## epsilon
## MOTOR_TOP
module MOTOR_TOP#(   
    parameter C_AXI_ID_WIDTH       = 4,         
    parameter C_AXI_ADDR_WIDTH     = 16,        
    parameter C_AXI_DATA_WIDTH     = 64,        
    parameter C_AXI_NBURST_SUPPORT = 1'b0,      
    parameter C_AXI_BURST_TYPE     = 2'b00,     
    parameter WATCH_DOG_WIDTH      = 12,         
    parameter C_ADDR_SUMOFFSET     =   32'h0000_1000,
    parameter C_ADDR_MOTOR2ETH     =   32'h0000_0000,       
    parameter C_ADDR_ETH2MOTOR     =   32'hE000_0000    
)(    
    input                               sys_clk,
    input                               sys_rst,
   	output                            	saxi_wready,  
   	input [C_AXI_ID_WIDTH-1:0]        	saxi_wid,     
   	input [C_AXI_ADDR_WIDTH-1:0]      	saxi_waddr,   
   	input [7:0]                       	saxi_wlen,    
   	input [2:0]                       	saxi_wsize,   
   	input [1:0]                       	saxi_wburst,  
   	input [1:0]                       	saxi_wlock,   
   	input [3:0]                       	saxi_wcache,  
   	input [2:0]                       	saxi_wprot,   
   	input                             	saxi_wvalid,  
   	output                            	saxi_wd_wready,   
  ...
==> flow/config.mk <==
export PLATFORM = sky130hd
export DESIGN_NAME = MOTOR_TOP
export DESIGN_NICKNAME = MOTOR_TOP
export VERILOG_FILES = /design/flow/design.v
export SDC_FILE = /design/flow/constraint.sdc
export NUM_CORES = 4
export LEC_CHECK = 0
export ABC_AREA = 1
export CAP_MARGIN = 20
export CORE_MARGIN = 2
export CORE_UTILIZATION = 66
export CTS_CLUSTER_SIZE = 99
export PLACE_DENSITY = 0.35
export SETUP_SLACK_MARGIN = 1.9
export SLEW_MARGIN = 20
export TNS_END_PERCENT = 10
==> flow/constraint.sdc <==
create_clock -name core_clock -period 7.72 [get_ports {sys_clk}]
set_input_delay 1.5440 -clock core_clock [delete_from_list [all_inputs] [get_ports {sys_clk}]]
set_output_delay 1.5440 -clock core_clock [all_outputs]
set_load 0.01 [all_outputs]
run.sh (not shown) runs the stock make flow with config.mk's settings and CLKGATE_MAP_FILE=.
epsilon completed; timing, DRC and antenna clean
Edits applied to the flow inputs when going from epsilon to alpha:
# epsilon
export LEC_CHECK = 0
export ABC_AREA = 1
export CAP_MARGIN = 20
export CORE_MARGIN = 2
export CORE_UTILIZATION = 66
export CTS_CLUSTER_SIZE = 99
export PLACE_DENSITY = 0.35
export SETUP_SLACK_MARGIN = 1.9
export SLEW_MARGIN = 20
export TNS_END_PERCENT = 10
create_clock -name core_clock -period 7.72 [get_ports {sys_clk}]
# alpha
export LEC_CHECK = 0
export CAP_MARGIN = 20
export CORE_MARGIN = 2
export CORE_UTILIZATION = 54
export SLEW_MARGIN = 20
create_clock -name core_clock -period 9.95 [get_ports {sys_clk}]
Notes after the runs:
- The power reported for alpha is smaller than that of epsilon by 1.3 mW.
- Compared with epsilon, alpha shows post-detailed-route via-to-cell ratio that has gone down by a few percent.
- Min number of cells in the design after placement across alpha and epsilon: alpha
- Compared with epsilon, alpha shows a lower placer congestion estimate.
- Layout overhead on the synthesized area for alpha: 1.2 points up relative to epsilon
- Row buffer share of cell area: alpha higher / epsilon lower
- What alpha reported for die area has to be multiplied by 0.878 to get the figure for epsilon.

Setup of north:
MOTOR_TOP again, from the RTL that the note above started with.
==> flow/config.mk <==
export PLATFORM = sky130hd
export DESIGN_NAME = MOTOR_TOP
export DESIGN_NICKNAME = MOTOR_TOP
export VERILOG_FILES = /design/flow/design.v
export SDC_FILE = /design/flow/constraint.sdc
export NUM_CORES = 4
export LEC_CHECK = 0
export ABC_AREA = 1
export CAP_MARGIN = 20
export CORE_ASPECT_RATIO = 0.93
export CORE_MARGIN = 2
export CORE_UTILIZATION = 72
export CTS_CLUSTER_SIZE = 16
export GPL_ROUTABILITY_DRIVEN = 1
export HOLD_SLACK_MARGIN = -0.09
export MIN_ROUTING_LAYER = met1
export PLACE_DENSITY = 0.78
export SETUP_SLACK_MARGIN = 0.65
export SLEW_MARGIN = 10
==> flow/constraint.sdc <==
create_clock -name core_clock -period 4.91 [get_ports {sys_clk}]
set_input_delay 0.9820 -clock core_clock [delete_from_list [all_inputs] [get_ports {sys_clk}]]
set_output_delay 0.9820 -clock core_clock [all_outputs]
set_load 0.01 [all_outputs]
north | stages: all done | timing, DRC, antenna: all pass
Modified inputs, south compared to north
==> flow/config.mk <==
export PLATFORM = sky130hd
export DESIGN_NAME = MOTOR_TOP
export DESIGN_NICKNAME = MOTOR_TOP
export VERILOG_FILES = /design/flow/design.v
export SDC_FILE = /design/flow/constraint.sdc
export NUM_CORES = 4
export LEC_CHECK = 0
export CAP_MARGIN = 20
export CORE_ASPECT_RATIO = 1.45
export CORE_MARGIN = 2
export CORE_UTILIZATION = 72
export CTS_CLUSTER_SIZE = 16
export GPL_ROUTABILITY_DRIVEN = 1
export MIN_ROUTING_LAYER = met1
export SETUP_SLACK_MARGIN = 0.65
export SLEW_MARGIN = 20
==> flow/constraint.sdc <==
create_clock -name core_clock -period 5.0 [get_ports {sys_clk}]
set_input_delay 1.0000 -clock core_clock [delete_from_list [all_inputs] [get_ports {sys_clk}]]
set_output_delay 1.0000 -clock core_clock [all_outputs]
set_load 0.01 [all_outputs]
--- outcome ---
- Number of H-tree branching levels (south over north): decrease, 1
- For the area fraction of clock buffers and clock inverters, south came in 0.50 points lower than north did.
- Between south and north, it is south whose final cell count without fillers is lower, by 565.
- Worst slack on hold paths: south better than north
- Against north, south comes in about 16% lower on total chip power.
- Row summed standard-cell area reported by yosys: south lower / north higher
- What north reported for per-instance average area after synthesis has to be multiplied by 1.18 to get the figure for south.
Changes in east relative to south:
==> flow/config.mk <==
export PLATFORM = sky130hd
export DESIGN_NAME = MOTOR_TOP
export DESIGN_NICKNAME = MOTOR_TOP
export VERILOG_FILES = /design/flow/design.v
export SDC_FILE = /design/flow/constraint.sdc
export NUM_CORES = 4
export LEC_CHECK = 0
export CAP_MARGIN = 20
export CORE_MARGIN = 2
export CORE_UTILIZATION = 58
export SLEW_MARGIN = 20
==> flow/constraint.sdc <==
create_clock -name core_clock -period 5.04 [get_ports {sys_clk}]
set_input_delay 1.0080 -clock core_clock [delete_from_list [all_inputs] [get_ports {sys_clk}]]
set_output_delay 1.0080 -clock core_clock [all_outputs]
set_load 0.01 [all_outputs]
Results
Sort east and south by detailed-placement wirelength estimate desc -> top: south. Vias: east below south. Total of clock buffers placed in the layout (lower): south.
Setup changes, east to west
diff --git a/flow/config.mk b/flow/config.mk
--- a/flow/config.mk
+++ b/flow/config.mk
@@ -8,4 +8,5 @@
 export CAP_MARGIN = 20
 export CORE_MARGIN = 2
-export CORE_UTILIZATION = 58
+export CORE_UTILIZATION = 40
+export SETUP_SLACK_MARGIN = -0.02
 export SLEW_MARGIN = 20
==> flow/constraint.sdc <==
create_clock -name core_clock -period 8.67 [get_ports {sys_clk}]
set_input_delay 1.7340 -clock core_clock [delete_from_list [all_inputs] [get_ports {sys_clk}]]
set_output_delay 1.7340 -clock core_clock [all_outputs]
set_load 0.01 [all_outputs]
### Flow results
Wire length on met1 (lower): east
Worst setup slack for west: 0.79 ns up relative to east
Summary — actual transition at the worst max-transition pin, west relative to east: lower, by 0.012 ns.
Delta (west minus east): die outline area has increased; share of total power consumed by net switching has increased.
### west -> middle
diff --git a/flow/config.mk b/flow/config.mk
--- a/flow/config.mk
+++ b/flow/config.mk
@@ -9,4 +9,3 @@
 export CORE_MARGIN = 2
 export CORE_UTILIZATION = 40
-export SETUP_SLACK_MARGIN = -0.02
 export SLEW_MARGIN = 20
==> flow/constraint.sdc <==
create_clock -name core_clock -period 5.62 [get_ports {sys_clk}]
set_input_delay 1.1240 -clock core_clock [delete_from_list [all_inputs] [get_ports {sys_clk}]]
set_output_delay 1.1240 -clock core_clock [all_outputs]
set_load 0.01 [all_outputs]
Findings:
[compare] base=west new=middle: total global-route track usage saw little to no change; wire length per cell after detailed routing down 0.68%; via count barely changed; share of power burned in combinational logic lost 0.3 points; total power after layout shows an increase of about 66%. | routed wire length on met2 | middle vs west | 200 um higher |. middle falls short of west in worst hold slack. The share of the core filled with cells of middle is higher than that of west. | count of plain and timing-repair buffers in the layout | lower: west |.
Power and IR drop assume default switching activity.
